==> design.v <==
module cl_builder
#(
    parameter DATA_WIDTH = 32,
    parameter DATA_PER_CL = 16,
    parameter CL_WIDTH = 512,
    parameter EVICTION_POLICY = "ALL_ZEROS"  
)
(
    input logic clk,
    input logic reset,
    input logic evict,
    input logic data_wr,
    input logic [DATA_WIDTH - 1 : 0 ] data_in,
    output logic out_cl_valid,
    output logic [CL_WIDTH - 1 : 0 ] out_cl
);
    logic                       build_data_valid    [DATA_PER_CL];
    logic [DATA_WIDTH - 1 : 0 ] build_cl            [DATA_PER_CL];
    logic [DATA_PER_CL - 1 : 0][DATA_WIDTH - 1 : 0 ] out_cl_elements;
    logic build_cl_full;
    assign build_cl_full = build_data_valid[DATA_PER_CL-1];
    assign out_cl = out_cl_elements;
    always_ff @(posedge clk) begin
        out_cl_valid <= build_cl_full || evict;
        if (data_wr) begin
            build_cl[0]         <= data_in;
            build_data_valid[0] <= 1;
        end
        else if (build_cl_full || evict || reset) begin
            build_data_valid[0] <= 0;
        end
        for (int i = 1; i < DATA_PER_CL; i++) begin
            if (build_cl_full || evict || reset) begin
                build_data_valid[i] <= 0;
            end
            else if (data_wr) begin
                build_data_valid[i] <= build_data_valid[i-1];
            end
            if (data_wr) begin
                build_cl[i] <= build_cl[i-1];
            end
        end
        for (int i = 0; i < DATA_PER_CL; i++) begin
            if (build_data_valid[i]) begin
                out_cl_elements[i] <= build_cl[i];
            end
            else begin
                if (EVICTION_POLICY == "ALL_ZEROS") begin
                    out_cl_elements[i] <= '0;
                end
                else if (EVICTION_POLICY == "ALL_ONES") begin
                    out_cl_elements[i] <= '1;
                end
            end
        end
    end
endmodule
module cl_fifo
#(
    parameter DATA_WIDTH = 512,
    parameter DEPTH = 8,
    parameter COUNT_WIDTH = 3,
    parameter ALM_FULL_DIFF = 4
)
(
    input  logic                      clock,
    input  logic                      sclr,
    input  logic                      wrreq,
    input  logic                      rdreq,
    input  logic [DATA_WIDTH - 1 : 0] data,
    output logic                      empty,
    output logic                      full,
    output logic                      almost_full,
    output logic [DATA_WIDTH - 1 : 0] q
);
    localparam ALM_FULL_VALUE = DEPTH - ALM_FULL_DIFF;
    logic [DATA_WIDTH - 1 : 0] mem [DEPTH];
    logic [COUNT_WIDTH - 1 : 0] wr_ptr;
    logic [COUNT_WIDTH - 1 : 0] rd_ptr;
    logic [COUNT_WIDTH : 0]     count;
    logic do_wr;
    logic do_rd;
    assign empty       = (count == 0);
    assign full        = (count == DEPTH);
    assign almost_full = (count >= ALM_FULL_VALUE);
    assign q           = mem[rd_ptr];
    assign do_wr = wrreq && !full;
    assign do_rd = rdreq && !empty;
    always_ff @(posedge clock) begin
        if (do_wr) begin
            mem[wr_ptr] <= data;
        end
    end
    always_ff @(posedge clock) begin
        if (sclr) begin
            wr_ptr <= '0;
            rd_ptr <= '0;
            count  <= '0;
        end
        else begin
            if (do_wr) begin
                wr_ptr <= (wr_ptr == DEPTH - 1) ? '0 : wr_ptr + 1'b1;
            end
            if (do_rd) begin
                rd_ptr <= (rd_ptr == DEPTH - 1) ? '0 : rd_ptr + 1'b1;
            end
            count <= count + do_wr - do_rd;
        end
    end
endmodule
module buffered_cl_builder
#(
    parameter DATA_WIDTH = 32,
    parameter DATA_PER_CL = 16,
    parameter CL_WIDTH = 512,
    parameter EVICTION_POLICY = "ALL_ZEROS",  
    parameter BUFFER_DEPTH = 8,  
    parameter ALM_FULL_DIFF = 4  
)
(
    input logic clk,
    input logic reset,
    input logic evict,
    input logic data_wr,
    input logic [DATA_WIDTH - 1 : 0 ] data_in,
    input logic cl_rd,
    output logic alm_full,
    output logic out_cl_valid,
    output logic [CL_WIDTH - 1 : 0 ] out_cl
);
    logic clb_out_cl_valid;
    logic [CL_WIDTH - 1 : 0 ] clb_out_cl;
    logic                      fifo_wr_en;
    logic [CL_WIDTH - 1 : 0 ]  fifo_data_in;
    logic                      fifo_empty;
    logic                      fifo_full;
    logic                      fifo_alm_full;
    logic [CL_WIDTH - 1 : 0 ]  fifo_data_out;
    assign out_cl_valid = ~fifo_empty;
    assign out_cl       = fifo_data_out;
    assign alm_full     = fifo_alm_full;
    always_ff @(posedge clk) begin
        fifo_wr_en   <= clb_out_cl_valid;
        fifo_data_in <= clb_out_cl;
    end
    cl_builder #(
        .DATA_WIDTH(DATA_WIDTH),
        .DATA_PER_CL(DATA_PER_CL),
        .CL_WIDTH(CL_WIDTH),
        .EVICTION_POLICY(EVICTION_POLICY)
    ) cl_builder_internal_mod (
        .clk(clk),
        .reset(reset),
        .evict(evict),
        .data_wr(data_wr),
        .data_in(data_in),
        .out_cl_valid(clb_out_cl_valid),
        .out_cl(clb_out_cl)
    );
    cl_fifo #(
        .DATA_WIDTH(CL_WIDTH),
        .DEPTH(BUFFER_DEPTH),
        .COUNT_WIDTH($clog2(BUFFER_DEPTH)),
        .ALM_FULL_DIFF(ALM_FULL_DIFF)
    ) buffer_fifo_mod (
        .clock(clk),
        .sclr(reset),
        .wrreq(fifo_wr_en),
        .rdreq(cl_rd),
        .data(fifo_data_in),
        .empty(fifo_empty),
        .full(fifo_full),
        .almost_full(fifo_alm_full),
        .q(fifo_data_out)
    );
endmodule
==> run.sh <==
#!/bin/bash
# the make line also repeats each setting of config.mk as NAME=value (left out here)
make -C /OpenROAD-flow-scripts/flow DESIGN_CONFIG=/design/flow/config.mk WORK_HOME=/design/flow/orfs CLKGATE_MAP_FILE= finish
==> config.mk <==
export PLATFORM = sky130hd
export DESIGN_NAME = buffered_cl_builder
export DESIGN_NICKNAME = buffered_cl_builder
export VERILOG_FILES = /design/flow/design.v
export SDC_FILE = /design/flow/constraint.sdc
export NUM_CORES = 4
export LEC_CHECK = 0
export CAP_MARGIN = 20
export CORE_MARGIN = 2
export CORE_UTILIZATION = 50
export SLEW_MARGIN = 20
export SYNTH_MEMORY_MAX_BITS = 8192
==> constraint.sdc <==
create_clock -name core_clock -period 4.95 [get_ports {clk}]
set_input_delay 0.9900 -clock core_clock [delete_from_list [all_inputs] [get_ports {clk}]]
set_output_delay 0.9900 -clock core_clock [all_outputs]
set_load 0.01 [all_outputs]
==> results.yml, run 1 <==
# implementation run metrics
synthesis:
  synth-adder-area-share_pct: 0.07484
  synth_seq_share_pct: 82.24
  ys_cells: 8153
  simple_gate_area_share_pct: 1.785
  ff_type: "edfxtp_1"
  edf_count: 4608
  ys_top_logic_family: "multiplexers"
  top_area_cell: "edfxtp_1"
  common_cells: "edfxtp_1, dfxtp_1, mux4_2, and2_1, mux2_2"
  ys.flops: 5663
  syn-instance-count: 8153
  ys_sh_mux_pct: 14.96
  yosys.cell_count.top_type: "edfxtp_1"
  synth.area.top_cells: "edfxtp_1, mux4_2, dfxtp_1, mux2_2, and2_1"
  synth_top_area_share_pct: 71.35
  yosysWarnings: 5
  avgSynthCellArea_sq_um: 23.79
  ys_area_sq_um: 193900
  synth_xor_xnor_area_share_pct: 0.004516
  compound_area_share_pct: 0.03419
  async_flop_share_pct: 0
  synth_cell_types: 30
  fp_nets: 8201
  netlist_area_sq_um: 193900
cells_and_area:
  ff_latch_area_sq_um: 159500
  fillCellCount: 27180
  area_growth_syn_to_layout_pct: 16.77
  logic_area_sq_um: 32810
  nets: 9203
floorplan:
  rows: 228
  chipArea_sq_um: 392900
  die-height_microns: 626.8
  ios: 551
  core_area_sq_um: 386000
  die_x_microns: 626.8
  fp-utilization_pct: 50.24
worst_setup_path:
  ff2ff_setup_slack_ns: 1.79
  path_class: "reg2out"
  slowest_stage: "dfxtp_4"
  cp_num_buf_inv: 3
  cp_slowest_stage_delay_ns: 0.70
  crit_end: "out_cl[273]"
  timing.rr.start: "buffer_fifo_mod.count[2]"
  worst-path-max-fanout: 22
  critPathCaptureType: "primary output"
  r2r_cells: 7
  worstPathArrival_ns: 3.76
  cp.required_ns: 3.96
  critPathLaunchType: "flop"
  critical_path.top_delay_family: "buffers and inverters"
  r2r-end: "buffer_fifo_mod.mem[5][204]"
  path_cells: "buf_12, buf_4, mux4_2, mux2_2, clkdlybuf4s50_1"
  worst-path-stages: 5
worst_hold_path:
  hold_path_class: "reg2reg"
  min_to: "fifo_data_in[159]"
  hp-start: "cl_builder_internal_mod.out_cl_elements[159]"
  holdPathStages: 0
pwr:
  maxPowerGroup: "registers"
  p_seq_mw: 53.9
  internal-power_mw: 86.63
  clock_power_share_pct: 37.7
  combPwrFrac_pct: 15.0
  p_per_area_nw_per_um2: 502.4
  p_comb_mw: 17.0
  swShare_pct: 23.85
  p_clk_mw: 42.9
  ir_worst_vdd_v: 0.0003622
  power_frac_seq_pct: 47.4
  power_switching_mw: 27.14
  p_leak_nw: 72.95
drt:
  ant_nets: 0
  drt_iter0_markers: 6857
  via_per_inst: 5.559
  vias: 82440
  wl_microns: 433400
  drt-wirelength-per-cell_microns: 29.22
  drc_errors: 0
  first_pass_iters: 5
place:
  io_buffers: 550
  dp_hpwl_microns: 249600
  globalplace.congestion: 0.7638
sta:
  fin_crit_sh_pct: 95.87
  relSlewSlack_pct: 30.42
  min_period_ns: 4.746
  timing.final.hold_violations: 0
  tns_ns: 0
  worstMarginPinSlew_ns: 1.044
  grt_setup_unrepaired: "false"
  fin_skew_ns: 0.04603
  fmax_mhz: 210.7
  finalMaxSlewViolations: 0
  setup_violations: 0
  holdWs_ns: 0.3064
global_route:
  grtUsageTotal_pct: 22.01
  grt_pass1_wl_microns: 620500
  gr-total-overflow: 0
  grt_max_degree: 105
  antenna_found_initial: 25
  grt_pass1_vias: 85330
clock_tree:
  clock_path_buffers: 4
  cts.sinks: 5663
  cts_max_level: 6
  cts_hold_buf: 0
  cts-root-buf: "clkbuf_16"
  cts_tree: "yes"
  clk_latency_ns: 1.03
  cts_buffers: 569
  clk_pin_slew_worst_paths_ns: 0.06
status:
  status: "finished clean"
flow_run:
  max-cap-violations: 0
  tool_warnings: 42
==> timing repair <==
item,CTS,global route
hold endpoints to repair,0,0
setup endpoints to repair,127,0
resized,0,0
buffers inserted,4,0
==> stage by stage <==
step	cell area, sq um	setup WS, ns	util (%)	std cells	total power, mW
2_1_floorplan	194000	-12.54	-	8153	63.66
3_3_place_gp	207400	1.042	53.73	13760	72.24
3_5_place_dp	207400	1.006	53.73	13760	72.32
4_1_cts	226400	0.06649	58.66	14820	115.1
5_1_grt	226400	0.03338	58.66	14820	117.5
6_report	226500	0.2043	58.67	14830	113.8
==> final cells by class <==
class                   instances  share of cell area, %
diodes                          9               0.009945
clock buffers                 810                  7.195
clock inverters               252                  1.196
inverters                      10                0.01658
multi-input cells            2141                  14.49
flip-flops and latches       5663                  70.44
well taps                    5175                  2.859
repair buffers                770                  3.798
==> per-layer routing <==
layer,GRT usage (%),wire (microns)
met1,30.09,180700
met2,36.84,217900
met3,3.811,23100
met4,5.953,11600
met5,0,0
==> run 2, diff against run 1 <==
Settings changed: ABC_AREA set to 1, CORE_UTILIZATION 50 to 72, CTS_CLUSTER_SIZE set to 14, SETUP_SLACK_MARGIN set to 0.72.
Clock period 4.95 ns to 2.99 ns, I/O delays scaled along.
==> run 2 against run 1 <==
  * Now fails the layout checks on negative setup slack
  * Die size decreased by 21%
  * Via count increased by 74%
  * Critical path depth increased by 3
  * Non-clock buffer count increased by 465
  * Clock skew decreased by 0.0060 ns
  * Synthesized area increased by 13%
  * Critical endpoint is now out_cl[225]
  * Combinational power increased to 3.7 times the previous value
  * Count of clock-buffer cells in the layout increased by 31
  * Register-to-register slack got worse by 1.2 ns
  * Utilization increased by 26 points
  * Sequential share of layout area decreased by 8.2 points
  * Highest routed layer is now met5
  * Worst hold slack got worse by 0.21 ns
==> results.yml, run 2 <==
# implementation run metrics
status:
  status: "failed layout checks"
  violatedChecks: "negative setup slack"
cells_and_area:
  nets: 21480
  logic_area_sq_um: 38320
  fin_util_pct: 84.57
  fillCellCount: 15350
  area_growth_syn_to_layout_pct: 16.87
  ff_latch_area_sq_um: 159500
  final_cell_area_sq_um: 256300
pwr:
  clock_power_share_pct: 31.0
  p_seq_mw: 90.9
  internal-power_mw: 152.9
  p_comb_mw: 63.1
  p_clk_mw: 69.2
  p_leak_nw: 120.1
  p_per_area_nw_per_um2: 871.0
  swShare_pct: 31.49
  power_switching_mw: 70.29
  ir_worst_vdd_v: 0.0007616
  combPwrFrac_pct: 28.3
  maxPowerGroup: "registers"
  power_frac_seq_pct: 40.7
floorplan:
  die_x_microns: 555.9
  chipArea_sq_um: 309000
  die-height_microns: 555.9
  rows: 202
  fp-utilization_pct: 72.36
  core_area_sq_um: 303000
  ios: 551
worst_setup_path:
  r2r-end: "buffer_fifo_mod.mem[0][444]"
  ff2ff_setup_slack_ns: 0.57
  cp_num_buf_inv: 4
  cp.required_ns: 2.39
  crit_end: "out_cl[225]"
  timing.rr.start: "buffer_fifo_mod.count[2]"
  path_class: "reg2out"
  path_cells: "buf_12, buf_4, buf_16, nand3_1, nand2_1, nand2_1, nand2_2, clkdlybuf4s50_1"
  critical_path.top_delay_family: "buffers and inverters"
  cp_slowest_stage_delay_ns: 0.60
  critPathCaptureType: "primary output"
  critPathLaunchType: "flop"
  worst-path-stages: 8
  r2r_cells: 7
  worst-path-max-fanout: 32
  crit_top_cell: "nand2_1"
  slowest_stage: "clkdlybuf4s50_1"
  worstPathArrival_ns: 3.18
sta:
  fmax_mhz: 264.6
  grt_setup_unrepaired: "true"
  layout_setup_ws_ns: -0.7895
  relSlewSlack_pct: 27.45
  tns_ns: -278.09
  timing.final.hold_violations: 0
  min_period_ns: 3.779
  fin_crit_sh_pct: 126.4
  fin_skew_ns: 0.04001
  holdWs_ns: 0.1002
  finalMaxSlewViolations: 0
  worstMarginPinSlew_ns: 1.087
  setup_violations: 514
drt:
  via_per_inst: 5.546
  drc_errors: 0
  vias: 143600
  drt-wirelength-per-cell_microns: 22.25
  wl_microns: 576100
  drt_iter0_markers: 18060
  first_pass_iters: 8
  ant_nets: 0
worst_hold_path:
  holdPathStages: 1
  hp-start: "data_in[24]"
  min_to: "cl_builder_internal_mod.build_cl[0][24]"
  hold_path_class: "in2reg"
place:
  io_buffers: 550
  pre_cts_ws_ns: 0.1346
  dpl_cell_area_sq_um: 232500
  globalplace.congestion: 0.8490
  dp_hpwl_microns: 318100
synthesis:
  synth_top_area_share_pct: 63.10
  compound_area_share_pct: 0.05021
  common_cells: "nand2_1, inv_1, edfxtp_1, nand3_1, dfxtp_1"
  top_area_cell: "edfxtp_1"
  syn-instance-count: 20490
  simple_gate_area_share_pct: 17.10
  ys_sh_mux_pct: 0
  netlist_area_sq_um: 219300
  ys_area_sq_um: 219300
  ys_cells: 20490
  ff_type: "edfxtp_1"
  synth.area.top_cells: "edfxtp_1, nand2_1, dfxtp_1, inv_1, nand3_1"
  ys.flops: 5663
  fp_nets: 20540
  async_flop_share_pct: 0
  synth_xor_xnor_area_share_pct: 0.003994
  edf_count: 4608
  yosysWarnings: 5
  ys_top_logic_family: "simple AND/OR/NAND/NOR gates"
  avgSynthCellArea_sq_um: 10.70
  synth_seq_share_pct: 72.74
  synth_cell_types: 23
  synth-adder-area-share_pct: 0.06619
  yosys.cell_count.top_type: "nand2_1"
clock_tree:
  clock_path_buffers: 4
  cts_buffers: 558
  cts-root-buf: "clkbuf_16"
  cts_tree: "yes"
  cts.sinks: 5663
  cts_max_level: 6
  clk_latency_ns: 1.05
  clk_pin_slew_worst_paths_ns: 0.06
global_route:
  grt_pass1_vias: 140000
  use_met1_pct: 47.44
  grt_max_degree: 136
  grt_pass1_wl_microns: 832000
  busiest_layer: "met2"
  antenna_found_initial: 40
  grtUsageTotal_pct: 36.20
  gr-total-overflow: 0
  grt_use_met3_pct: 5.684
  use_met2_pct: 58.09
flow_run:
  max-cap-violations: 0
  tool_warnings: 39
## run 2: metrics by stage
step	cells	total power, mW
after floorplan	20490	120.8
after global placement	24660	147.5
after detailed placement	24660	148.5
after CTS	25800	220.2
after global routing	25880	230.5
final	25900	223.2
## run 2: routing by layer
metal,part of all wire (%),vias to the layer above
met3,10,1482
met4,6.2,18
li1,-,65480
met2,48,7936
met5,0.019,-
met1,36,68720
## run 2: cell type report
cell class                 instances  area share, %
antenna                           17        0.01660
clock buffer                     841          6.400
inverter                        4632          6.804
tap                             3978          1.942
sequential                      5663          62.24
timing repair inverter             6        0.02832
clock inverter                   193         0.7036
timing repair buffer            1235          6.910
multi-input combinational       9333          14.95
## run 2: timing repair
item	in CTS	in global routing
gates resized	302	422
pin swaps	16	6
gates cloned	57	52
setup buffers	43	34
setup endpoints to repair	1163	2265
endpoints found under the hold margin	23	0
hold buffers	1	0
==> run 3, diff against run 2 <==
Settings changed: ABC_AREA 1 to unset, CELL_PAD_IN_SITES_DETAIL_PLACEMENT set to 0, CELL_PAD_IN_SITES_GLOBAL_PLACEMENT set to 0, CTS_CLUSTER_DIAMETER set to 327, CTS_CLUSTER_SIZE 14 to unset, MAX_ROUTING_LAYER set to met5, MIN_ROUTING_LAYER set to met1, SETUP_SLACK_MARGIN 0.72 to -0.31, TNS_END_PERCENT set to 65.
Clock period 2.99 ns to 3.13 ns, I/O delays scaled along.
==> run 3 against run 2 <==
  * The layout still fails its checks (negative setup slack)
  * Cell count fell by 48%
  * Critical endpoint is now out_cl[232]
  * Register-to-register slack got worse by 0.13 ns
  * Sequential share of layout area rose by 7.3 points
  * Via count fell by 38%
  * Setup slack got worse by 0.099 ns
  * Synthesized area fell by 12%
==> results.yml, run 3 <==
# implementation run metrics
global_route:
  grtUsageTotal_pct: 32.72
  grt_max_degree: 88
  gr-total-overflow: 0
  antenna_found_initial: 17
  grt_pass1_vias: 90220
  grt_pass1_wl_microns: 636000
worst_hold_path:
  holdPathStages: 1
  min_to: "cl_builder_internal_mod.build_cl[6][18]"
  hp-start: "data_wr"
  hold_path_class: "in2reg"
synthesis:
  common_cells: "edfxtp_1, dfxtp_1, mux4_2, and2_1, mux2_2"
  compound_area_share_pct: 0.03419
  fp_nets: 8201
  synth_xor_xnor_area_share_pct: 0.004516
  netlist_area_sq_um: 193900
  avgSynthCellArea_sq_um: 23.79
  ys_top_logic_family: "multiplexers"
  synth_top_area_share_pct: 71.35
  ys.flops: 5663
  synth_cell_types: 30
  ys_area_sq_um: 193900
  async_flop_share_pct: 0
  ff_type: "edfxtp_1"
  simple_gate_area_share_pct: 1.785
  yosys.cell_count.top_type: "edfxtp_1"
  ys_sh_mux_pct: 14.96
  synth.area.top_cells: "edfxtp_1, mux4_2, dfxtp_1, mux2_2, and2_1"
  top_area_cell: "edfxtp_1"
  yosysWarnings: 5
  synth_seq_share_pct: 82.24
  synth-adder-area-share_pct: 0.07484
  ys_cells: 8153
  syn-instance-count: 8153
  edf_count: 4608
pwr:
  ir_worst_vdd_v: 0.0008746
  power_switching_mw: 43.65
  p_leak_nw: 77.33
  swShare_pct: 23.99
  combPwrFrac_pct: 16.5
  p_comb_mw: 30.0
  power_frac_seq_pct: 46.9
  clock_power_share_pct: 36.6
  maxPowerGroup: "registers"
  p_clk_mw: 66.6
  internal-power_mw: 138.3
  p_per_area_nw_per_um2: 792.8
  p_seq_mw: 85.3
place:
  pre_cts_ws_ns: 0.03115
  io_buffers: 550
  dpl_cell_area_sq_um: 207200
  dp_hpwl_microns: 242900
  globalplace.congestion: 0.7981
worst_setup_path:
  critPathCaptureType: "primary output"
  worst-path-stages: 7
  r2r-end: "buffer_fifo_mod.mem[1][493]"
  cp_slowest_stage_delay_ns: 0.54
  crit_end: "out_cl[232]"
  ff2ff_setup_slack_ns: 0.44
  path_cells: "buf_12, buf_12, buf_16, buf_12, mux4_2, mux2_2, clkdlybuf4s50_1"
  r2r_cells: 8
  crit_top_cell: "buf_12"
  cp_num_buf_inv: 5
  timing.rr.start: "buffer_fifo_mod.count[2]"
  critical_path.top_delay_family: "buffers and inverters"
  worst-path-max-fanout: 8
  worstPathArrival_ns: 3.39
  path_class: "reg2out"
  cp.required_ns: 2.50
  critPathLaunchType: "flop"
  slowest_stage: "mux4_2"
flow_run:
  tool_warnings: 33
  max-cap-violations: 0
drt:
  drc_errors: 0
  drt-wirelength-per-cell_microns: 34.39
  first_pass_iters: 5
  wl_microns: 464000
  ant_nets: 0
  vias: 88480
  via_per_inst: 6.557
  drt_iter0_markers: 9856
cells_and_area:
  final_cell_area_sq_um: 229400
  nets: 9524
  area_growth_syn_to_layout_pct: 18.31
  fillCellCount: 10340
floorplan:
  die-height_microns: 523.0
  core_area_sq_um: 267900
  die_x_microns: 523.0
  chipArea_sq_um: 273500
  fp-utilization_pct: 72.38
  rows: 190
  ios: 551
clock_tree:
  cts_hold_buf: 0
  cts.sinks: 5663
  cts_tree: "yes"
  clock_path_buffers: 4
  clk_latency_ns: 1.02
  cts_buffers: 544
  cts-root-buf: "clkbuf_16"
  clk_pin_slew_worst_paths_ns: 0.06
  cts_max_level: 6
sta:
  fin_crit_sh_pct: 128.4
  fmax_mhz: 248.9
  worstMarginPinSlew_ns: 1.012
  min_period_ns: 4.018
  fin_skew_ns: 0.02925
  setup_violations: 513
  layout_setup_ws_ns: -0.8883
  timing.final.hold_violations: 0
  finalMaxSlewViolations: 0
  grt_setup_unrepaired: "true"
  tns_ns: -336.51
  relSlewSlack_pct: 32.53
status:
  status: "failed layout checks"
  violatedChecks: "negative setup slack"
==> run 3: metrics by stage <==
stage | hold WS, ns | total power, mW | util (%) | std cells
detailed placement | 0.3121 | 114.2 | 77.34 | 12250
CTS | 0.02527 | 180.4 | 84.52 | 13300
finish | 0.06511 | 181.9 | 85.64 | 13490
global placement | 0.3099 | 113.8 | 77.34 | 12250
floorplan | 0.3096 | 99.04 | - | 8153
global route | 0.04064 | 186.1 | 85.63 | 13480
==> run 3: final cells by class <==
| cell class | instances | area [sq um] | area share [%] |
|---|---|---|---|
| multi-input combinational | 2141 | 33200 | 14.47 |
| clock buffer | 796 | 16040 | 6.989 |
| inverter | 10 | 37.54 | 0.01636 |
| tap | 3552 | 4444 | 1.937 |
| clock inverter | 200 | 2077 | 0.9052 |
| timing repair buffer | 1116 | 14110 | 6.149 |
| antenna | 16 | 40.04 | 0.01745 |
| sequential | 5663 | 159500 | 69.52 |
==> run 3: repair_timing <==
| item | in CTS | in global routing |
|---|---|---|
| buffers inserted | 36 | 143 |
| endpoints found under the hold margin | 0 | 0 |
| gates resized | 273 | 658 |
| endpoints found under the setup margin | 512 | 512 |
| gates cloned | 17 | 42 |
==> run 3: layer usage <==
layer  vias to the layer above  track usage [%]  routed length (microns)
met1                     47050            44.12                   163600
met2                      4777            54.53                   238400
met3                       826            7.169                    44340
met5                         -                0                       27
li1                      35820                -                        -
met4                         4            10.39                    17690
==> run 4, diff against run 3 <==
Settings changed: ABC_AREA set to 1, CELL_PAD_IN_SITES_DETAIL_PLACEMENT 0 to unset, CELL_PAD_IN_SITES_GLOBAL_PLACEMENT 0 to unset, CTS_CLUSTER_DIAMETER 327 to 399, CTS_CLUSTER_SIZE set to 14, MAX_ROUTING_LAYER met5 to unset, MIN_ROUTING_LAYER met1 to unset, SETUP_SLACK_MARGIN -0.31 to 0.13, TNS_END_PERCENT 65 to unset.
Clock period 3.13 ns to 2.99 ns, I/O delays scaled along.
==> run 4 against run 3 <==
  * Critical path type unchanged
  * Power up 14%
  * Synthesized area up 13%
  * Largest power group unchanged
  * Largest cell class unchanged
  * Sequential power up 6.4%
  * Combinational power up 110%
  * Utilization down 3.0 points
  * The layout still fails its checks (negative setup slack)
  * Die size up 13%
==> results.yml, run 4 <==
# implementation run metrics
status:
  status: "failed layout checks"
  violatedChecks: "negative setup slack"
sta:
  relSlewSlack_pct: 27.30
  holdWs_ns: 0.05419
  setup_violations: 514
  fin_crit_sh_pct: 126.0
  min_period_ns: 3.767
  fmax_mhz: 265.5
  fin_skew_ns: 0.03192
  grt_setup_unrepaired: "true"
  layout_setup_ws_ns: -0.7769
  finalMaxSlewViolations: 0
  tns_ns: -267.04
  worstMarginPinSlew_ns: 1.089
  timing.final.hold_violations: 0
synthesis:
  yosysWarnings: 5
  synth_seq_share_pct: 72.74
  avgSynthCellArea_sq_um: 10.70
  ys_area_sq_um: 219300
  synth_xor_xnor_area_share_pct: 0.003994
  edf_count: 4608
  ys_top_logic_family: "simple AND/OR/NAND/NOR gates"
  netlist_area_sq_um: 219300
  common_cells: "nand2_1, inv_1, edfxtp_1, nand3_1, dfxtp_1"
  synth_cell_types: 23
  top_area_cell: "edfxtp_1"
  synth_top_area_share_pct: 63.10
  simple_gate_area_share_pct: 17.10
  compound_area_share_pct: 0.05021
  synth-adder-area-share_pct: 0.06619
  async_flop_share_pct: 0
  ys_cells: 20490
  syn-instance-count: 20490
  yosys.cell_count.top_type: "nand2_1"
  fp_nets: 20540
  ys_sh_mux_pct: 0
  ff_type: "edfxtp_1"
  synth.area.top_cells: "edfxtp_1, nand2_1, dfxtp_1, inv_1, nand3_1"
  ys.flops: 5663
worst_hold_path:
  hp-start: "data_wr"
  holdPathStages: 1
  hold_path_class: "in2reg"
  min_to: "cl_builder_internal_mod.build_cl[5][22]"
flow_run:
  max-cap-violations: 0
  tool_warnings: 38
cells_and_area:
  nets: 21350
  final_cell_area_sq_um: 250500
  area_growth_syn_to_layout_pct: 14.22
  layout.cells.non_filler: 25670
  fin_util_pct: 82.65
global_route:
  antenna_found_initial: 39
  grt_pass1_vias: 135500
  grtUsageTotal_pct: 35.27
  gr-total-overflow: 0
  grt_max_degree: 136
  grt_pass1_wl_microns: 810900
pwr:
  swShare_pct: 32.00
  combPwrFrac_pct: 29.9
  clock_power_share_pct: 26.4
  power_switching_mw: 66.47
  p_comb_mw: 62.1
  internal-power_mw: 141.3
  p_per_area_nw_per_um2: 829.4
  maxPowerGroup: "registers"
  p_leak_nw: 117.4
  power_frac_seq_pct: 43.7
  ir_worst_vdd_v: 0.0008822
  p_seq_mw: 90.8
  p_clk_mw: 54.9
  finalPower_mw: 207.7
drt:
  met2_length_microns: 264500
  drt_iter0_markers: 16660
  first_pass_iters: 14
  ant_nets: 0
  highest-signal-layer: "met5"
  vias: 141100
  wl_microns: 559100
  drt-wirelength-per-cell_microns: 21.78
  via_per_inst: 5.497
  drc_errors: 0
  wl_met3_microns: 55070
  drt-met1-wl_microns: 205200
place:
  placed_cells: 24660
  globalplace.congestion: 0.8490
  dp_hpwl_microns: 318100
  io_buffers: 550
  dpl_cell_area_sq_um: 232500
  pre_cts_ws_ns: 0.1346
floorplan:
  chipArea_sq_um: 309000
  core_area_sq_um: 303000
  fp-utilization_pct: 72.36
  die-height_microns: 555.9
  rows: 202
  ios: 551
  die_x_microns: 555.9
worst_setup_path:
  slowest_stage: "clkdlybuf4s50_1"
  path_class: "reg2out"
  critPathLaunchType: "flop"
  crit_end: "out_cl[261]"
  worstPathArrival_ns: 3.17
  critPathCaptureType: "primary output"
  cp.required_ns: 2.39
  r2r_cells: 11
  r2r-end: "buffer_fifo_mod.count[2]"
  cp_num_buf_inv: 4
  worst-path-max-fanout: 12
  worst-path-stages: 8
  critical_path.top_delay_family: "buffers and inverters"
  crit_top_cell: "nand2_1"
  cp_slowest_stage_delay_ns: 0.72
  ff2ff_setup_slack_ns: 0.63
  path_cells: "buf_4, buf_12, buf_16, nand3_1, nand2_1, nand2_1, nand2_1, clkdlybuf4s50_1"
  timing.rr.start: "buffer_fifo_mod.count[3]"
clock_tree:
  cts_max_level: 5
  cts_hold_buf: 0
  cts_tree: "yes"
  clk_latency_ns: 0.99
  cts.sinks: 5663
  clk_pin_slew_worst_paths_ns: 0.07
  cts_buffers: 442
  clock_path_buffers: 4
  cts-root-buf: "clkbuf_16"
## run 4: cell type report
class,count,area (sq um)
clock buffer,812,12730
fill,16450,52570
sequential,5663,159500
clock inverter,15,146.4
antenna,10,25.02
timing repair inverter,4,48.80
multi-input combinational,9333,38310
inverter,4632,17430
timing repair buffer,1222,17300
tap,3978,4977
## run 4: what timing repair did
item | 4_1_cts | 5_1_grt
cloned | 51 | 49
setup buffers | 38 | 34
resized | 288 | 443
hold endpoints to repair | 0 | 0
setup endpoints to repair | 514 | 514
pin swaps | 17 | 10
## run 4: per-layer routing
metal / GRT usage [%] / up-vias
li1: - / 65090
met1: 47.29 / 67290
met2: 56.55 / 7346
met3: 4.784 / 1348
met4: 19.64 / 24
met5: 0 / -
==> run 5, diff against run 4 <==
Settings changed: ABC_AREA 1 to unset, CORE_UTILIZATION 72 to 69, CTS_CLUSTER_DIAMETER 399 to unset, CTS_CLUSTER_SIZE 14 to unset, SETUP_SLACK_MARGIN 0.13 to unset.
Clock period 2.99 ns to 3.0 ns, I/O delays scaled along.
==> run 5 against run 4 <==
  * Still fails the layout checks on negative setup slack
  * Clock skew shrank 0.00091 ns
  * Count of clock-buffer cells in the layout shrank 10
  * Non-clock buffer count shrank 112
  * Critical path depth shrank 1
  * Sequential power shrank 2%
  * Final area shrank 8.4%
==> results.yml, run 5 <==
# implementation run metrics
floorplan:
  die_x_microns: 534.2
  core_area_sq_um: 279400
  fp-utilization_pct: 69.41
  die-height_microns: 534.2
  chipArea_sq_um: 285300
  ios: 551
  rows: 194
synthesis:
  synth_xor_xnor_area_share_pct: 0.004516
  simple_gate_area_share_pct: 1.785
  edf_count: 4608
  yosysWarnings: 5
  compound_area_share_pct: 0.03419
  ys_cells: 8153
  synth_top_area_share_pct: 71.35
  ff_type: "edfxtp_1"
  yosys.cell_count.top_type: "edfxtp_1"
  synth_cell_types: 30
  async_flop_share_pct: 0
  synth.area.top_cells: "edfxtp_1, mux4_2, dfxtp_1, mux2_2, and2_1"
  top_area_cell: "edfxtp_1"
  ys_sh_mux_pct: 14.96
  ys_top_logic_family: "multiplexers"
  avgSynthCellArea_sq_um: 23.79
  common_cells: "edfxtp_1, dfxtp_1, mux4_2, and2_1, mux2_2"
  synth_seq_share_pct: 82.24
  fp_nets: 8201
  netlist_area_sq_um: 193900
  syn-instance-count: 8153
  ys.flops: 5663
  ys_area_sq_um: 193900
  synth-adder-area-share_pct: 0.07484
place:
  io_buffers: 550
  dp_hpwl_microns: 247500
  globalplace.congestion: 0.7767
worst_setup_path:
  critPathCaptureType: "primary output"
  crit_top_cell: "buf_12"
  worstPathArrival_ns: 3.34
  cp.required_ns: 2.40
  crit_end: "out_cl[289]"
  path_cells: "buf_12, buf_16, buf_12, clkbuf_16, mux4_2, mux2_2, clkdlybuf4s50_1"
  r2r-end: "buffer_fifo_mod.mem[1][25]"
  critical_path.top_delay_family: "buffers and inverters"
  cp_slowest_stage_delay_ns: 0.51
  worst-path-max-fanout: 12
  slowest_stage: "mux4_2"
  ff2ff_setup_slack_ns: 0.44
  path_class: "reg2out"
  timing.rr.start: "buffer_fifo_mod.count[2]"
  r2r_cells: 7
  critPathLaunchType: "flop"
  worst-path-stages: 7
  cp_num_buf_inv: 5
sta:
  holdWs_ns: 0.1071
  worstMarginPinSlew_ns: 0.9041
  min_period_ns: 3.939
  layout_setup_ws_ns: -0.9388
  fmax_mhz: 253.9
  fin_crit_sh_pct: 131.3
  finalMaxSlewViolations: 0
  setup_violations: 514
  grt_setup_unrepaired: "true"
  relSlewSlack_pct: 39.73
  fin_skew_ns: 0.03101
  timing.final.hold_violations: 0
drt:
  ant_nets: 0
  drt-wirelength-per-cell_microns: 31.78
  vias: 85950
  first_pass_iters: 5
  drc_errors: 0
  drt_iter0_markers: 8947
  via_per_inst: 6.290
  wl_microns: 434200
status:
  status: "failed layout checks"
  violatedChecks: "negative setup slack"
worst_hold_path:
  hp-start: "data_wr"
  hold_path_class: "in2reg"
  holdPathStages: 1
  min_to: "cl_builder_internal_mod.build_cl[6][21]"
pwr:
  swShare_pct: 23.59
  p_seq_mw: 88.9
  ir_worst_vdd_v: 0.0006474
  p_comb_mw: 30.7
  power_frac_seq_pct: 47.2
  internal-power_mw: 144.0
  power_switching_mw: 44.45
  p_leak_nw: 77.18
  p_clk_mw: 68.9
  clock_power_share_pct: 36.6
  maxPowerGroup: "registers"
  finalPower_mw: 188.4
  combPwrFrac_pct: 16.3
  p_per_area_nw_per_um2: 821.4
global_route:
  grt_pass1_vias: 88350
  grt_max_degree: 79
  grt_pass1_wl_microns: 616700
  gr-total-overflow: 0
  antenna_found_initial: 19
  grtUsageTotal_pct: 30.26
clock_tree:
  cts.sinks: 5663
  clk_latency_ns: 1.03
  cts_hold_buf: 0
  clk_pin_slew_worst_paths_ns: 0.06
  cts-root-buf: "clkbuf_16"
  cts_max_level: 6
  clock_path_buffers: 4
  cts_buffers: 547
  cts_tree: "yes"
flow_run:
  max-cap-violations: 0
  tool_warnings: 33
cells_and_area:
  area_growth_syn_to_layout_pct: 18.29
  nets: 9521
==> run 5: stage by stage <==
stage	utilization, %	setup WS [ns]	area (sq um)	setup TNS, ns	cells
after floorplan	-	-14.49	194000	-	8153
after global placement	74.43	-0.02234	208000	-0.05789	12470
after detailed placement	74.43	-0.03606	208000	-0.2579	12470
after CTS	81.47	-1.086	227600	-490.72	13550
after global routing	82.10	-1.009	229400	-423.99	13660
final	82.11	-0.9388	229400	-382.18	13670
==> run 5: cell type report <==
cell class	instances	area [sq um]
clock buffer	802	16300
fill	12430	49990
tap	3724	4659
clock inverter	204	1934
inverter	10	37.54
multi-input combinational	2141	33170
antenna	11	27.53
sequential	5663	159500
timing repair buffer	1110	13760
==> run 5: metal layers <==
layer  track usage, %  share of wire, %
met3            5.375               8.3
met4            8.711               3.0
met2            49.68                50
met5                0            0.0030
met1            42.78                38
==> run 5: timing repair <==
item	CTS	global route
endpoints found under the setup margin	514	514
gates cloned	16	24
gates resized	319	456
buffers inserted	57	89
endpoints found under the hold margin	0	0
==> run 6, diff against run 5 <==
Settings changed: CAP_MARGIN 20 to 10, CORE_UTILIZATION 69 to 72, CTS_CLUSTER_SIZE set to 52, SETUP_SLACK_MARGIN set to 0.92.
Clock period 3.0 ns to 3.27 ns, I/O delays scaled along.
==> run 6 against run 5 <==
  * Still fails the layout checks on negative setup slack
  * Register-to-register slack improved by 0.09 ns
  * Global-route usage rose by 3.2 points
  * Non-clock buffer count rose by 181
  * Clock power fell by 8.3%
  * Final area rose by 1.2%
  * First-iteration DRC count rose by 17%
  * Count of clock-buffer cells in the layout rose by 4
  * Power fell by 6.3%
  * Critical path type unchanged
==> results.yml, run 6 <==
# implementation run metrics
worst_hold_path:
  min_to: "cl_builder_internal_mod.build_cl[6][12]"
  holdPathStages: 1
  hp-start: "data_wr"
  hold_path_class: "in2reg"
clock_tree:
  clk_pin_slew_worst_paths_ns: 0.06
  cts.sinks: 5663
  clock_path_buffers: 4
  cts_hold_buf: 0
  cts_buffers: 544
  clk_latency_ns: 1.01
  cts_tree: "yes"
  cts-root-buf: "clkbuf_16"
  cts_max_level: 6
synthesis:
  top_area_cell: "edfxtp_1"
  yosysWarnings: 5
  ys_sh_mux_pct: 14.96
  synth_seq_share_pct: 82.24
  avgSynthCellArea_sq_um: 23.79
  synth_xor_xnor_area_share_pct: 0.004516
  synth.area.top_cells: "edfxtp_1, mux4_2, dfxtp_1, mux2_2, and2_1"
  syn-instance-count: 8153
  ys.flops: 5663
  simple_gate_area_share_pct: 1.785
  edf_count: 4608
  synth-adder-area-share_pct: 0.07484
  async_flop_share_pct: 0
  fp_nets: 8201
  common_cells: "edfxtp_1, dfxtp_1, mux4_2, and2_1, mux2_2"
  compound_area_share_pct: 0.03419
  yosys.cell_count.top_type: "edfxtp_1"
  ff_type: "edfxtp_1"
  synth_top_area_share_pct: 71.35
  ys_top_logic_family: "multiplexers"
  ys_cells: 8153
  netlist_area_sq_um: 193900
  ys_area_sq_um: 193900
  synth_cell_types: 30
floorplan:
  die-height_microns: 523.0
  rows: 190
  core_area_sq_um: 267900
  ios: 551
  chipArea_sq_um: 273500
  fp-utilization_pct: 72.38
  die_x_microns: 523.0
worst_setup_path:
  r2r_cells: 8
  worst-path-stages: 9
  critPathCaptureType: "primary output"
  path_cells: "buf_12, buf_16, buf_16, buf_12, buf_16, buf_8, mux4_2, mux2_4, buf_6"
  cp_num_buf_inv: 7
  ff2ff_setup_slack_ns: 0.53
  r2r-end: "buffer_fifo_mod.mem[1][20]"
  crit_top_cell: "buf_16"
  timing.rr.start: "buffer_fifo_mod.count[2]"
  critPathLaunchType: "flop"
  slowest_stage: "mux4_2"
  path_class: "reg2out"
  critical_path.top_delay_family: "buffers and inverters"
  worstPathArrival_ns: 3.31
  crit_end: "out_cl[362]"
  cp.required_ns: 2.62
  worst-path-max-fanout: 7
  cp_slowest_stage_delay_ns: 0.52
sta:
  fmax_mhz: 252.3
  grt_setup_unrepaired: "true"
  worstMarginPinSlew_ns: 0.9555
  fin_crit_sh_pct: 121.2
  relSlewSlack_pct: 36.30
  fin_skew_ns: 0.03044
  setup_violations: 513
  holdWs_ns: 0.05287
  layout_setup_ws_ns: -0.6932
  timing.final.hold_violations: 0
  finalMaxSlewViolations: 0
  tns_ns: -263.13
  min_period_ns: 3.963
drt:
  wl_microns: 482200
  first_pass_iters: 5
  via_per_inst: 6.577
  ant_nets: 0
  vias: 89880
  drt_iter0_markers: 10460
  drt-wirelength-per-cell_microns: 35.28
  drc_errors: 0
pwr:
  p_per_area_nw_per_um2: 760.3
  internal-power_mw: 133.4
  power_switching_mw: 43.20
  p_seq_mw: 81.8
  combPwrFrac_pct: 17.9
  p_comb_mw: 31.6
  power_frac_seq_pct: 46.3
  clock_power_share_pct: 35.8
  p_leak_nw: 78.89
  p_clk_mw: 63.2
  maxPowerGroup: "registers"
  swShare_pct: 24.46
  ir_worst_vdd_v: 0.0007283
cells_and_area:
  nets: 9699
  fillCellCount: 9830
  ff_latch_area_sq_um: 159500
  logic_area_sq_um: 33790
  area_growth_syn_to_layout_pct: 19.76
flow_run:
  max-cap-violations: 0
  tool_warnings: 37
status:
  violatedChecks: "negative setup slack"
  status: "failed layout checks"
global_route:
  grt_pass1_vias: 90740
  grtUsageTotal_pct: 33.48
  grt_max_degree: 101
  grt_pass1_wl_microns: 645200
  antenna_found_initial: 17
  gr-total-overflow: 0
place:
  io_buffers: 550
  globalplace.congestion: 0.7744
  dp_hpwl_microns: 241900
[run 6: cell type report]
class                   count  area share, %
clock inverters           194         0.8329
flip-flops and latches   5663          68.68
well taps                3552          1.914
diodes                      9       0.009697
multi-input cells        2141          14.55
clock buffers             806          6.847
inverters                  10        0.01616
repair buffers           1291          7.153
[run 6: layer usage]
metal	part of all wire [%]	vias up	GRT usage, %	wire length, microns
met5	0.014	-	0	69
met4	4.7	10	12.93	22450
met3	9.6	927	8.275	46190
met2	51	5126	54.55	246500
met1	35	47610	44.63	167000
li1	-	36200	-	-
[run 6: stage by stage]
stage	util, %	setup slack [ns]	std cells	instance area (sq um)	total power [mW]
after global placement	77.32	0.1512	12230	207200	109.0
after floorplan	-	-14.22	8153	194000	94.92
after detailed placement	77.32	0.1406	12230	207200	109.3
final	86.69	-0.6932	13670	232300	176.6
after global routing	86.68	-0.7701	13660	232200	180.4
after CTS	85.20	-0.8658	13410	228300	172.9
[run 6: what timing repair did]
item                        CTS  global route
pin swaps                     0             0
gates cloned                 40            29
setup buffers               139           215
resized                     964          1177
setup endpoints to repair  2780          3128
==> run 7, diff against run 6 <==
Settings changed: ABC_AREA set to 1, CAP_MARGIN 10 to 35, CELL_PAD_IN_SITES_GLOBAL_PLACEMENT set to 3, CORE_UTILIZATION 72 to 50, CTS_CLUSTER_SIZE 52 to 84, GPL_TIMING_DRIVEN set to 0, HOLD_SLACK_MARGIN set to -0.09, PLACE_DENSITY set to 0.77, SETUP_SLACK_MARGIN 0.92 to unset, SLEW_MARGIN 20 to 15.
Clock period 3.27 ns to 6.0 ns, I/O delays scaled along.
==> run 7 against run 6 <==
  * The run now finishes clean
  * Critical path depth fell by 2
  * Routed wire length rose by 32%
  * Setup slack improved by 0.82 ns
  * Via count rose by 53%
  * Synthesized cell count rose to 2.5 times the previous value
  * Register-to-register slack improved by 1.7 ns
  * First-iteration DRC count rose by 13%
  * Sequential share of layout area fell by 7.2 points
  * Power fell by 36%
  * Global-route usage fell by 5.1 points
  * Worst hold slack improved by 0.26 ns
  * Highest routed layer unchanged
==> results.yml, run 7 <==
# implementation run metrics
sta:
  min_period_ns: 5.874
  fmax_mhz: 170.3
  finalMaxSlewViolations: 0
  fin_crit_sh_pct: 97.89
  fin_skew_ns: 0.03598
  grt_setup_unrepaired: "false"
  tns_ns: 0
  setup_violations: 0
  worstMarginPinSlew_ns: 0.8861
  timing.final.hold_violations: 0
  layout_setup_ws_ns: 0.1265
  relSlewSlack_pct: 40.73
clock_tree:
  cts_max_level: 6
  cts_buffers: 599
  post_cts_resized: 0
  clk_latency_ns: 1.07
  cts-root-buf: "clkbuf_16"
  cts.sinks: 5663
  post-cts-setup-buffers: 0
  clk_pin_slew_worst_paths_ns: 0.06
  cts_hold_buf: 0
  cts_tree: "yes"
  clock_path_buffers: 4
worst_setup_path:
  worst-path-stages: 7
  path_class: "reg2out"
  cp_slowest_stage_delay_ns: 0.67
  critPathLaunchType: "flop"
  r2r-end: "buffer_fifo_mod.mem[7][149]"
  crit_top_cell: "nand2_1"
  critical_path.top_delay_family: "buffers and inverters"
  worst-path-max-fanout: 10
  crit_end: "out_cl[297]"
  cp_num_buf_inv: 5
  r2r_cells: 11
  critPathCaptureType: "primary output"
  path_cells: "buf_2, inv_2, clkbuf_2, clkbuf_1, nand2_1, nand2_1, clkdlybuf4s50_1"
  worstPathArrival_ns: 4.67
  slowest_stage: "clkbuf_2"
  cp.required_ns: 4.80
  timing.rr.start: "buffer_fifo_mod.wr_ptr[0]"
  ff2ff_setup_slack_ns: 2.27
drt:
  drt-wirelength-per-cell_microns: 22.43
  first_pass_iters: 6
  wl_microns: 635800
  drc_errors: 0
  ant_nets: 0
  vias: 137200
  via_per_inst: 4.841
  drt_iter0_markers: 11770
floorplan:
  chipArea_sq_um: 443900
  ios: 551
  die_x_microns: 666.2
  fp-utilization_pct: 50.15
  rows: 243
  core_area_sq_um: 437200
  die-height_microns: 666.2
cells_and_area:
  nets: 22100
  layout.cells.non_filler: 28340
  fillCellCount: 36150
  area_growth_syn_to_layout_pct: 18.25
  fin_util_pct: 59.30
synthesis:
  netlist_area_sq_um: 219300
  ys.flops: 5663
  yosysWarnings: 5
  common_cells: "nand2_1, inv_1, edfxtp_1, nand3_1, dfxtp_1"
  synth_top_area_share_pct: 63.10
  syn-instance-count: 20490
  avgSynthCellArea_sq_um: 10.70
  async_flop_share_pct: 0
  simple_gate_area_share_pct: 17.10
  synth-adder-area-share_pct: 0.06619
  synth.area.top_cells: "edfxtp_1, nand2_1, dfxtp_1, inv_1, nand3_1"
  top_area_cell: "edfxtp_1"
  ys_sh_mux_pct: 0
  ys_area_sq_um: 219300
  ys_cells: 20490
  edf_count: 4608
  yosys.cell_count.top_type: "nand2_1"
  synth_xor_xnor_area_share_pct: 0.003994
  ff_type: "edfxtp_1"
  fp_nets: 20540
  synth_seq_share_pct: 72.74
  synth_cell_types: 23
  compound_area_share_pct: 0.05021
  ys_top_logic_family: "simple AND/OR/NAND/NOR gates"
pwr:
  p_seq_mw: 45.2
  power_frac_seq_pct: 39.9
  maxPowerGroup: "registers"
  p_clk_mw: 37.5
  p_per_area_nw_per_um2: 436.9
  swShare_pct: 32.33
  clock_power_share_pct: 33.1
  combPwrFrac_pct: 27.0
  p_comb_mw: 30.6
  power_switching_mw: 36.63
  ir_worst_vdd_v: 0.0003100
  internal-power_mw: 76.66
  p_leak_nw: 119.4
worst_hold_path:
  hold_path_class: "reg2reg"
  holdPathStages: 0
  hp-start: "cl_builder_internal_mod.out_cl_elements[279]"
  min_to: "fifo_data_in[279]"
global_route:
  antenna_found_initial: 38
  grt_max_degree: 106
  grt_pass1_vias: 130700
  grt_pass1_wl_microns: 908600
  gr-total-overflow: 0
  grtUsageTotal_pct: 28.37
place:
  io_buffers: 550
  placed_cells: 27210
  pre_cts_ws_ns: 1.162
  globalplace.congestion: 0.8007
  dp_hpwl_microns: 436100
status:
  status: "finished clean"
flow_run:
  tool_warnings: 37
  max-cap-violations: 0
==> run 7: per-stage QoR <==
step                area (sq um)  hold WS [ns]  total power, mW
floorplan                 219400        0.3096            61.17
detailed placement        239100        0.3121            76.83
finish                    259300        0.3134            113.3
global placement          232100        0.3098            76.20
CTS                       259200        0.3147            114.1
global route              259200        0.3184            117.8
==> run 7: area by class of cell <==
cell class | instances | area, sq um | share of cell area [%]
multi-input combinational | 9333 | 37890 | 14.61
buffer | 864 | 4649 | 1.793
inverter | 4632 | 17390 | 6.708
antenna | 18 | 45.04 | 0.01737
clock buffer | 870 | 17680 | 6.818
clock inverter | 247 | 2434 | 0.9386
tap | 5757 | 7203 | 2.778
sequential | 5663 | 159500 | 61.51
timing repair buffer | 960 | 12500 | 4.821
==> run 7: metal layers <==
metal	up-vias	part of all wire [%]	GRT usage [%]
met5	-	0.0033	0
met4	4	4.0	10.18
met3	888	5.6	3.232
met2	4013	48	47.32
met1	65550	42	38.62
li1	66760	-	-
==> run 8, diff against run 7 <==
Settings changed: ABC_AREA 1 to unset, CAP_MARGIN 35 to 20, CELL_PAD_IN_SITES_GLOBAL_PLACEMENT 3 to unset, CORE_UTILIZATION 50 to 61, CTS_CLUSTER_SIZE 84 to 21, GPL_TIMING_DRIVEN 0 to unset, HOLD_SLACK_MARGIN -0.09 to unset, PLACE_DENSITY 0.77 to unset, SLEW_MARGIN 15 to 20.
Clock period 6.0 ns to 3.23 ns, I/O delays scaled along.
==> run 8 against run 7 <==
  * Critical path depth increased by 4
  * Highest routed layer unchanged
  * Final area decreased by 9.0%
  * Critical endpoint is now out_cl[369]
  * The layout now fails its checks (negative setup slack)
  * Via count decreased by 37%
  * Count of clock-buffer cells in the layout decreased by 29
==> results.yml, run 8 <==
# implementation run metrics
floorplan:
  chipArea_sq_um: 322400
  fp-utilization_pct: 61.12
  ios: 551
  core_area_sq_um: 317300
  rows: 207
  die-height_microns: 567.8
  die_x_microns: 567.8
clock_tree:
  clk_pin_slew_worst_paths_ns: 0.06
  cts_buffers: 563
  cts.sinks: 5663
  clk_latency_ns: 1.02
  cts_max_level: 6
  cts-root-buf: "clkbuf_16"
  cts_tree: "yes"
  cts_hold_buf: 0
  clock_path_buffers: 4
global_route:
  antenna_found_initial: 18
  gr-total-overflow: 0
  grt_max_degree: 91
  grt_pass1_wl_microns: 618400
  grt_pass1_vias: 87430
  grtUsageTotal_pct: 26.81
synthesis:
  synth_xor_xnor_area_share_pct: 0.004516
  yosysWarnings: 5
  ys_cells: 8153
  compound_area_share_pct: 0.03419
  synth-adder-area-share_pct: 0.07484
  simple_gate_area_share_pct: 1.785
  edf_count: 4608
  synth_top_area_share_pct: 71.35
  syn-instance-count: 8153
  avgSynthCellArea_sq_um: 23.79
  top_area_cell: "edfxtp_1"
  ys.flops: 5663
  ys_sh_mux_pct: 14.96
  fp_nets: 8201
  synth_seq_share_pct: 82.24
  async_flop_share_pct: 0
  synth_cell_types: 30
  yosys.cell_count.top_type: "edfxtp_1"
  netlist_area_sq_um: 193900
  synth.area.top_cells: "edfxtp_1, mux4_2, dfxtp_1, mux2_2, and2_1"
  common_cells: "edfxtp_1, dfxtp_1, mux4_2, and2_1, mux2_2"
  ys_area_sq_um: 193900
  ff_type: "edfxtp_1"
  ys_top_logic_family: "multiplexers"
worst_hold_path:
  min_to: "cl_builder_internal_mod.build_cl[5][15]"
  hp-start: "data_wr"
  hold_path_class: "in2reg"
  holdPathStages: 1
sta:
  fin_crit_sh_pct: 120.7
  grt_setup_unrepaired: "true"
  setup_violations: 513
  fmax_mhz: 256.5
  min_period_ns: 3.898
  fin_skew_ns: 0.03189
  layout_setup_ws_ns: -0.6682
  relSlewSlack_pct: 44.77
  timing.final.hold_violations: 0
  finalMaxSlewViolations: 0
  worstMarginPinSlew_ns: 0.8284
place:
  dp_hpwl_microns: 244600
  globalplace.congestion: 0.7602
  dpl_cell_area_sq_um: 208100
  pre_cts_ws_ns: 0.02700
  io_buffers: 550
worst_setup_path:
  cp.required_ns: 2.58
  cp_slowest_stage_delay_ns: 0.42
  ff2ff_setup_slack_ns: 0.60
  r2r-end: "buffer_fifo_mod.mem[1][431]"
  critPathLaunchType: "flop"
  path_cells: "buf_12, buf_12, clkbuf_16, buf_16, buf_4, buf_6, buf_6, buf_12, mux4_2, mux2_4, buf_6"
  cp_num_buf_inv: 9
  path_class: "reg2out"
  crit_end: "out_cl[369]"
  critPathCaptureType: "primary output"
  worst-path-stages: 11
  r2r_cells: 7
  worstPathArrival_ns: 3.25
  worst-path-max-fanout: 6
  timing.rr.start: "buffer_fifo_mod.count[2]"
  slowest_stage: "mux4_2"
  critical_path.top_delay_family: "buffers and inverters"
pwr:
  swShare_pct: 23.72
  p_clk_mw: 65.7
  clock_power_share_pct: 36.3
  p_leak_nw: 80.11
  power_frac_seq_pct: 45.6
  p_seq_mw: 82.5
  p_comb_mw: 32.9
  p_per_area_nw_per_um2: 766.7
  internal-power_mw: 138.1
  power_switching_mw: 42.93
  ir_worst_vdd_v: 0.0006187
  combPwrFrac_pct: 18.2
  maxPowerGroup: "registers"
status:
  status: "failed layout checks"
  violatedChecks: "negative setup slack"
drt:
  drc_errors: 0
  wl_microns: 437300
  ant_nets: 0
  drt-wirelength-per-cell_microns: 30.23
  via_per_inst: 5.931
  vias: 85800
  drt_iter0_markers: 7382
  first_pass_iters: 5
flow_run:
  tool_warnings: 34
  max-cap-violations: 0
cells_and_area:
  area_growth_syn_to_layout_pct: 21.73
  final_cell_area_sq_um: 236100
  nets: 9849
==> run 8: cell type report <==
class	instances	area [sq um]
Clock buffer	841	16430
Inverter	10	37.54
Tap cell	4180	5230
Fill cell	17510	81200
Timing Repair Buffer	1422	18270
Clock inverter	203	2482
Antenna cell	5	12.51
Sequential cell	5663	159500
Multi-Input combinational cell	2141	34100
==> run 8: layer usage <==
layer	track usage [%]	part of all wire, %
met1	37.11	40
met2	43.80	50
met3	5.106	6.8
met4	8.632	3.2
met5	0	0.0085
==> run 8: metrics by stage <==
step                      hold slack, ns  utilization, %  total power [mW]  instances  TNS [ns]
final                             0.1563           74.41             181.0      14470   -256.09
after global routing              0.1445           74.40             186.5      14460   -298.27
after CTS                         0.1029           72.92             178.8      14170   -389.64
after detailed placement          0.3121           65.59             111.1      12880         0
after global placement            0.3098           65.59             110.9      12880         0
after floorplan                   0.3096               -             96.06       8153         -
==> run 8: timing repair <==
action                                   CTS  global route
setup buffers                            191           304
endpoints found under the setup margin   513           513
resized                                 1221          1623
hold endpoints to repair                   0             0
cloned                                    49            33
pin swaps                                  0             0
==> run 9, diff against run 8 <==
Settings changed: CORE_UTILIZATION 61 to 71, CTS_CLUSTER_SIZE 21 to 49, PLACE_DENSITY_LB_ADDON set to 0.0, SETUP_SLACK_MARGIN set to -0.35.
Clock period 3.23 ns to 4.99 ns, I/O delays scaled along.
==> run 9 against run 8 <==
  * Sequential share of layout area up 3.7 points
  * Non-clock buffer count down 667
  * Clock power down 36%
  * Setup slack better by 0.81 ns
  * The run now finishes clean
  * Largest power group unchanged
  * Clock skew up 0.0010 ns
  * Critical path depth down 5
  * Count of clock-buffer cells in the layout down 30
==> results.yml, run 9 <==
# implementation run metrics
cells_and_area:
  layout.cells.non_filler: 13150
  final_cell_area_sq_um: 223800
  fin_util_pct: 82.51
  area_growth_syn_to_layout_pct: 15.40
  nets: 9164
drt:
  drt_iter0_markers: 8461
  first_pass_iters: 5
  drc_errors: 0
  vias: 84310
  ant_nets: 0
  wl_microns: 416400
  via_per_inst: 6.409
  drt-wirelength-per-cell_microns: 31.65
global_route:
  grt_pass1_wl_microns: 607900
  grt_max_degree: 124
  antenna_found_initial: 19
  grtUsageTotal_pct: 30.52
  gr-total-overflow: 0
  grt_pass1_vias: 87740
worst_hold_path:
  hold_path_class: "reg2reg"
  holdPathStages: 0
  min_to: "fifo_data_in[266]"
  hp-start: "cl_builder_internal_mod.out_cl_elements[266]"
synthesis:
  yosys.cell_count.top_type: "edfxtp_1"
  synth-adder-area-share_pct: 0.07484
  synth_top_area_share_pct: 71.35
  yosysWarnings: 5
  synth.area.top_cells: "edfxtp_1, mux4_2, dfxtp_1, mux2_2, and2_1"
  synth_cell_types: 30
  top_area_cell: "edfxtp_1"
  common_cells: "edfxtp_1, dfxtp_1, mux4_2, and2_1, mux2_2"
  compound_area_share_pct: 0.03419
  ys_top_logic_family: "multiplexers"
  async_flop_share_pct: 0
  simple_gate_area_share_pct: 1.785
  synth_xor_xnor_area_share_pct: 0.004516
  synth_seq_share_pct: 82.24
  ys_cells: 8153
  avgSynthCellArea_sq_um: 23.79
  ys.flops: 5663
  ys_sh_mux_pct: 14.96
  syn-instance-count: 8153
  ff_type: "edfxtp_1"
  ys_area_sq_um: 193900
  edf_count: 4608
  fp_nets: 8201
  netlist_area_sq_um: 193900
worst_setup_path:
  critPathLaunchType: "flop"
  critical_path.top_delay_family: "buffers and inverters"
  slowest_stage: "dfxtp_4"
  worst-path-max-fanout: 28
  path_cells: "buf_12, buf_12, buf_12, mux4_2, mux2_2, clkdlybuf4s50_1"
  crit_end: "out_cl[296]"
  critPathCaptureType: "primary output"
  ff2ff_setup_slack_ns: 1.94
  r2r-end: "buffer_fifo_mod.mem[5][437]"
  cp_num_buf_inv: 4
  cp.required_ns: 3.99
  cp_slowest_stage_delay_ns: 0.61
  worst-path-stages: 6
  timing.rr.start: "buffer_fifo_mod.count[2]"
  path_class: "reg2out"
  r2r_cells: 6
  worstPathArrival_ns: 3.85
  crit_top_cell: "buf_12"
pwr:
  combPwrFrac_pct: 14.9
  p_comb_mw: 16.7
  power_switching_mw: 26.08
  swShare_pct: 23.28
  internal-power_mw: 85.93
  power_frac_seq_pct: 47.8
  p_clk_mw: 41.8
  finalPower_mw: 112.0
  p_seq_mw: 53.5
  clock_power_share_pct: 37.3
  maxPowerGroup: "registers"
  p_per_area_nw_per_um2: 500.5
  p_leak_nw: 72.61
  ir_worst_vdd_v: 0.0004037
clock_tree:
  cts-root-buf: "clkbuf_16"
  clock_path_buffers: 4
  post_cts_resized: 0
  clk_latency_ns: 1.00
  cts_buffers: 545
  clk_pin_slew_worst_paths_ns: 0.06
  cts_hold_buf: 0
  cts_max_level: 6
  post-cts-setup-buffers: 0
  cts.sinks: 5663
  cts_tree: "yes"
flow_run:
  tool_warnings: 41
  max-cap-violations: 0
place:
  pre_cts_ws_ns: 1.182
  globalplace.congestion: 0.7623
  dpl_cell_area_sq_um: 205300
  io_buffers: 550
  dp_hpwl_microns: 227900
  placed_cells: 12140
sta:
  relSlewSlack_pct: 30.96
  fin_skew_ns: 0.03289
  worstMarginPinSlew_ns: 1.036
  tns_ns: 0
  setup_violations: 0
  fin_crit_sh_pct: 97.18
  layout_setup_ws_ns: 0.1406
  finalMaxSlewViolations: 0
  timing.final.hold_violations: 0
  holdWs_ns: 0.3124
  min_period_ns: 4.849
  grt_setup_unrepaired: "false"
  fmax_mhz: 206.2
floorplan:
  chipArea_sq_um: 277300
  rows: 191
  fp-utilization_pct: 71.50
  die_x_microns: 526.6
  core_area_sq_um: 271200
  ios: 551
  die-height_microns: 526.6
status:
  status: "finished clean"
run 9: layer usage:
layer	global-route usage [%]	up-vias	share of wire (%)
met4	10.17	2	3.4
li1	-	35080	-
met2	50.21	3611	51
met3	5.476	561	8.0
met1	42.42	45050	38
met5	0	-	0.0038
run 9: area by class of cell:
cell class | count | area (sq um)
diodes | 7 | 17.52
multi-input cells | 2141 | 32810
well taps | 3570 | 4467
clock buffers | 811 | 16330
flip-flops and latches | 5663 | 159500
inverters | 10 | 37.54
repair buffers | 755 | 8526
fillers | 11610 | 47440
clock inverters | 197 | 2115
==> run 10, diff against run 9 <==
Settings changed: CORE_UTILIZATION 71 to 70, CTS_CLUSTER_SIZE 49 to 14, PLACE_DENSITY_LB_ADDON 0.0 to unset, SETUP_SLACK_MARGIN -0.35 to unset.
Clock period 4.99 ns to 4.11 ns, I/O delays scaled along.
==> run 10 against run 9 <==
  * Now fails the layout checks on negative setup slack
  * Synthesized cell count is the same
  * Critical path depth stayed put
  * Sequential share of layout area shrank 1.4 points
  * Sequential power up 21%
  * Count of clock-buffer cells in the layout down 14
  * Power increased by 22%
  * Register-to-register slack lost 0.80 ns
  * Die size increased by 1.4%
  * Routed wire length up 4.2%
  * Setup slack worse by 0.26 ns
  * Utilization increased by 0.22 points
  * Largest cell class unchanged
  * Largest power group unchanged
==> results.yml, run 10 <==
# implementation run metrics
synthesis:
  synth_cell_types: 30
  synth.area.top_cells: "edfxtp_1, mux4_2, dfxtp_1, mux2_2, and2_1"
  synth_top_area_share_pct: 71.35
  top_area_cell: "edfxtp_1"
  edf_count: 4608
  simple_gate_area_share_pct: 1.785
  compound_area_share_pct: 0.03419
  ys.flops: 5663
  ys_area_sq_um: 193900
  avgSynthCellArea_sq_um: 23.79
  async_flop_share_pct: 0
  common_cells: "edfxtp_1, dfxtp_1, mux4_2, and2_1, mux2_2"
  netlist_area_sq_um: 193900
  fp_nets: 8201
  syn-instance-count: 8153
  yosys.cell_count.top_type: "edfxtp_1"
  ff_type: "edfxtp_1"
  synth_seq_share_pct: 82.24
  yosysWarnings: 5
  synth-adder-area-share_pct: 0.07484
  ys_cells: 8153
  ys_top_logic_family: "multiplexers"
  ys_sh_mux_pct: 14.96
  synth_xor_xnor_area_share_pct: 0.004516
worst_setup_path:
  cp.required_ns: 3.29
  critPathLaunchType: "flop"
  r2r_cells: 7
  critical_path.top_delay_family: "buffers and inverters"
  worst-path-stages: 6
  path_class: "reg2out"
  cp_slowest_stage_delay_ns: 0.52
  crit_top_cell: "buf_16"
  crit_end: "out_cl[492]"
  slowest_stage: "mux4_2"
  timing.rr.start: "buffer_fifo_mod.count[2]"
  critPathCaptureType: "primary output"
  r2r-end: "buffer_fifo_mod.mem[1][438]"
  worstPathArrival_ns: 3.40
  worst-path-max-fanout: 16
  cp_num_buf_inv: 4
  ff2ff_setup_slack_ns: 1.14
  path_cells: "buf_16, buf_12, buf_16, mux4_2, mux2_2, clkdlybuf4s50_1"
drt:
  ant_nets: 0
  first_pass_iters: 5
  drt_iter0_markers: 9333
  drt-wirelength-per-cell_microns: 32.05
  vias: 85960
  wl_microns: 433700
  via_per_inst: 6.353
  drc_errors: 0
global_route:
  grtUsageTotal_pct: 31.04
  grt_max_degree: 128
  antenna_found_initial: 28
  grt_pass1_vias: 88290
  grt_pass1_wl_microns: 619000
  gr-total-overflow: 0
clock_tree:
  cts_buffers: 548
  cts_max_level: 6
  cts_tree: "yes"
  clk_latency_ns: 1.03
  cts.sinks: 5663
  cts-root-buf: "clkbuf_16"
  clock_path_buffers: 4
  clk_pin_slew_worst_paths_ns: 0.06
cells_and_area:
  layout.cells.non_filler: 13530
  area_growth_syn_to_layout_pct: 17.75
  nets: 9408
  fillCellCount: 12160
  fin_util_pct: 82.73
sta:
  layout_setup_ws_ns: -0.1148
  timing.final.hold_violations: 0
  fin_skew_ns: 0.03662
  tns_ns: -3.618
  relSlewSlack_pct: 23.81
  fmax_mhz: 236.7
  min_period_ns: 4.225
  finalMaxSlewViolations: 0
  fin_crit_sh_pct: 102.8
  grt_setup_unrepaired: "true"
  worstMarginPinSlew_ns: 1.143
  setup_violations: 75
status:
  status: "failed layout checks"
  violatedChecks: "negative setup slack"
pwr:
  combPwrFrac_pct: 15.9
  p_clk_mw: 50.2
  ir_worst_vdd_v: 0.0005831
  power_switching_mw: 32.29
  p_leak_nw: 76.87
  power_frac_seq_pct: 47.4
  p_per_area_nw_per_um2: 599.2
  clock_power_share_pct: 36.7
  swShare_pct: 23.60
  internal-power_mw: 104.5
  p_seq_mw: 64.9
  p_comb_mw: 21.7
  maxPowerGroup: "registers"
worst_hold_path:
  min_to: "cl_builder_internal_mod.build_cl[6][11]"
  hp-start: "data_wr"
  hold_path_class: "in2reg"
  holdPathStages: 1
flow_run:
  tool_warnings: 44
  max-cap-violations: 0
floorplan:
  die-height_microns: 530.4
  chipArea_sq_um: 281300
  rows: 193
  fp-utilization_pct: 70.26
  core_area_sq_um: 276000
  die_x_microns: 530.4
  ios: 551
place:
  io_buffers: 550
  placed_cells: 12300
  dp_hpwl_microns: 231000
  globalplace.congestion: 0.7735
-- run 10: layout make-up --
type / instances / area (sq um) / area share (%)
Antenna cell: 12 / 30.03 / 0.01315
Sequential cell: 5663 / 159500 / 69.85
Tap cell: 3705 / 4636 / 2.030
Inverter: 10 / 37.54 / 0.01644
Multi-Input combinational cell: 2141 / 33050 / 14.47
Clock inverter: 207 / 2146 / 0.9397
Clock buffer: 797 / 15990 / 7.003
Timing Repair Buffer: 996 / 12960 / 5.674
-- run 10: repair_timing --
action	4_1_cts	5_1_grt
gates resized	491	304
pin swaps	0	0
hold buffers	0	0
setup buffers	68	81
cloned	60	10
setup endpoints to repair	512	361
-- run 10: per-stage QoR --
stage                     setup WS, ns  hold slack, ns  instance area (sq um)  power (mW)
final                          -0.1148          0.2849                 228400       136.8
after global routing           -0.2243          0.2681                 228300       140.4
after CTS                      -0.2648          0.2433                 227000       136.9
after detailed placement        0.6150          0.3121                 205900       86.43
after global placement          0.6318          0.3098                 205900       86.24
after floorplan                 -13.38          0.3096                 194000       76.12
-- run 10: layer usage --
metal,GRT usage [%],routed length (microns),vias to the layer above
met4,9.598,14390,2
met3,6.045,37270,629
li1,-,-,35630
met5,0,13,-
met1,42.76,162000,45810
met2,51.35,220000,3886
Power figures rest on the tool's default switching activity, not on a simulated workload.
